== run A ==
## DMAC
module DMAC #(
    parameter AXI_ID_WD   = 2,
    parameter AXI_DATA_WD = 32,
    parameter AXI_ADDR_WD = 32,
    parameter AXI_STRB_WD = 4
)(
    input                      AXI_ACLK,
    input                      AXI_ARESETN,    
    input                      cmd_valid,
    input  [AXI_ADDR_WD-1 : 0] cmd_addr,
    input  [AXI_ID_WD-1   : 0] cmd_id,
    input  [1 : 0]             cmd_burst,
    input  [2 : 0]             cmd_size,
    input  [AXI_ADDR_WD-1 : 0] cmd_len,
    output                     cmd_ready,
    output                     cmd_abort,
    output [AXI_ADDR_WD-1 : 0] AXI_AWADDR,
    output [AXI_ID_WD-1   : 0] AXI_AWID,
    output [1 : 0]             AXI_AWBURST,
    output [2 : 0]             AXI_AWSIZE,
    output [7 : 0]             AXI_AWLEN,
    output                     AXI_AWVALID,
    input                      AXI_AWREADY,
    output [AXI_DATA_WD-1 : 0] AXI_WDATA,
    output [AXI_STRB_WD-1 : 0] AXI_WSTRB,
    output                     AXI_WLAST,
    output                     AXI_WVALID,
    input                      AXI_WREADY,
    input  [AXI_ID_WD-1   : 0] AXI_BID,
    input  [1 : 0]             AXI_BRESP,
    input                      AXI_BVALID,
    output                     AXI_BREADY,
    output [AXI_ADDR_WD-1 : 0] AXI_ARADDR,
    output [AXI_ID_WD-1   : 0] AXI_ARID,
    output [1 : 0]             AXI_ARBURST,
    output [2 : 0]             AXI_ARSIZE,
    output [7 : 0]             AXI_ARLEN,
    output                     AXI_ARVALID,
    input                      AXI_ARREADY,
    input  [AXI_DATA_WD-1 : 0] AXI_RDATA,
    input                      AXI_RLAST,
    input  [AXI_ID_WD-1   : 0] AXI_RID,
    input  [1 : 0]             AXI_RRESP,
    input                      AXI_RVALID,
    output                     AXI_RREADY
);
For scale: about 340 flip-flops, about 0.020 mm² of cells after synthesis.
clock: 1.64 ns
lec_check: 0
abc_area: 1
cap_margin: 0
cell_pad_in_sites_global_placement: 1
core_margin: 2
core_utilization: 70
cts_cluster_diameter: 381
cts_cluster_size: 47
max_routing_layer: met5
min_routing_layer: met1
place_density_lb_addon: 0.0
setup_slack_margin: 0.37
slew_margin: 20
tns_end_percent: 80
run.sh (not shown) runs the stock make flow with config.mk's settings and CLKGATE_MAP_FILE=.
Tool error FLW-0024 stopped run A during global placement without I/O; no final results.
> inputs changed (run A -> run B)
# run A
export LEC_CHECK = 0
export ABC_AREA = 1
export CAP_MARGIN = 0
export CELL_PAD_IN_SITES_GLOBAL_PLACEMENT = 1
export CORE_MARGIN = 2
export CORE_UTILIZATION = 70
export CTS_CLUSTER_DIAMETER = 381
export CTS_CLUSTER_SIZE = 47
export MAX_ROUTING_LAYER = met5
export MIN_ROUTING_LAYER = met1
export PLACE_DENSITY_LB_ADDON = 0.0
export SETUP_SLACK_MARGIN = 0.37
export SLEW_MARGIN = 20
export TNS_END_PERCENT = 80
create_clock -name core_clock -period 1.64 [get_ports {AXI_ACLK}]
# run B
export LEC_CHECK = 0
export CAP_MARGIN = 20
export CORE_MARGIN = 2
export CORE_UTILIZATION = 72
export SLEW_MARGIN = 20
create_clock -name core_clock -period 4.73 [get_ports {AXI_ACLK}]
Results
- Between run A and run B, total standard cell area after synthesis decreased.
- Higher adder and majority gate portion of the synthesized area among run B and run A: run B
- Compared with run A, run B shows a fraction of the mapped netlist area in compound gates that is 1.1 points lower.
- Summary of run B over run A: chip width fell 6.5%, area figure in the yosys stat output went down.
- Every stage of the flow completed for run B, and the final layout passed the timing, DRC and antenna checks.
Changes in run C relative to run B:
# run B
export LEC_CHECK = 0
export CAP_MARGIN = 20
export CORE_MARGIN = 2
export CORE_UTILIZATION = 72
export SLEW_MARGIN = 20
create_clock -name core_clock -period 4.73 [get_ports {AXI_ACLK}]
# run C
export LEC_CHECK = 0
export CAP_MARGIN = 20
export CORE_MARGIN = 2
export CORE_UTILIZATION = 59
export SLEW_MARGIN = 20
create_clock -name core_clock -period 4.51 [get_ports {AXI_ACLK}]
[summary]
| clock period minus final worst setup slack | run C vs run B | better |. Between run B and run C, the flow reports power increasing by a few percent. Diff run B -> run C | combinational gate power | up by a few percent. Run B -> run C: internal power summed over all cells increased by a few percent.
The inputs of run D differ from those of run C as listed below.
# run C
export LEC_CHECK = 0
export CAP_MARGIN = 20
export CORE_MARGIN = 2
export CORE_UTILIZATION = 59
export SLEW_MARGIN = 20
create_clock -name core_clock -period 4.51 [get_ports {AXI_ACLK}]
# run D
export LEC_CHECK = 0
export CAP_MARGIN = 20
export CORE_MARGIN = 2
export CORE_UTILIZATION = 68
export CTS_CLUSTER_SIZE = 37
export SETUP_SLACK_MARGIN = 0.81
export SLEW_MARGIN = 20
create_clock -name core_clock -period 3.55 [get_ports {AXI_ACLK}]
==> comparison <==
- Going from run C to run D, highest achievable clock rate +19 MHz; logic area +11%; reported leakage power +0.83 nW.
- Run D finished all stages; however, its layout fails the closing checks, the failures being setup timing.
- Worst setup slack was higher in the run labelled run C.
- Relative to run C, run D degrades power.
- Logic depth of the worst path, buffers included ends up higher on run C.
- Cell area in run D is 9.2% higher than in run C
- Required time of the worst setup path in run D vs run C: down 0.96 ns
- Global-route wire length before repair (lower): run C
- In run D the die span in x turned out about 7% lower than in run C.
Input-level comparison between run E and run D:
# run D
export LEC_CHECK = 0
export CAP_MARGIN = 20
export CORE_MARGIN = 2
export CORE_UTILIZATION = 68
export CTS_CLUSTER_SIZE = 37
export SETUP_SLACK_MARGIN = 0.81
export SLEW_MARGIN = 20
create_clock -name core_clock -period 3.55 [get_ports {AXI_ACLK}]
# run E
export LEC_CHECK = 0
export CAP_MARGIN = 20
export CORE_MARGIN = 2
export CORE_UTILIZATION = 70
export CTS_CLUSTER_SIZE = 37
export SETUP_SLACK_MARGIN = -0.26
export SLEW_MARGIN = 20
create_clock -name core_clock -period 2.63 [get_ports {AXI_ACLK}]
### Flow results
Max floorplan die area across run D and run E: run D
Diff run D -> run E | width of the die | decrease of 1.4%
No final results exist for run E, since it was stopped by error GRT-0232 during global routing.
The post-CTS setup buffer count reported for run E is smaller than that of run D by 44%.
No activity file was given, so power comes from the tool's default toggle rates.
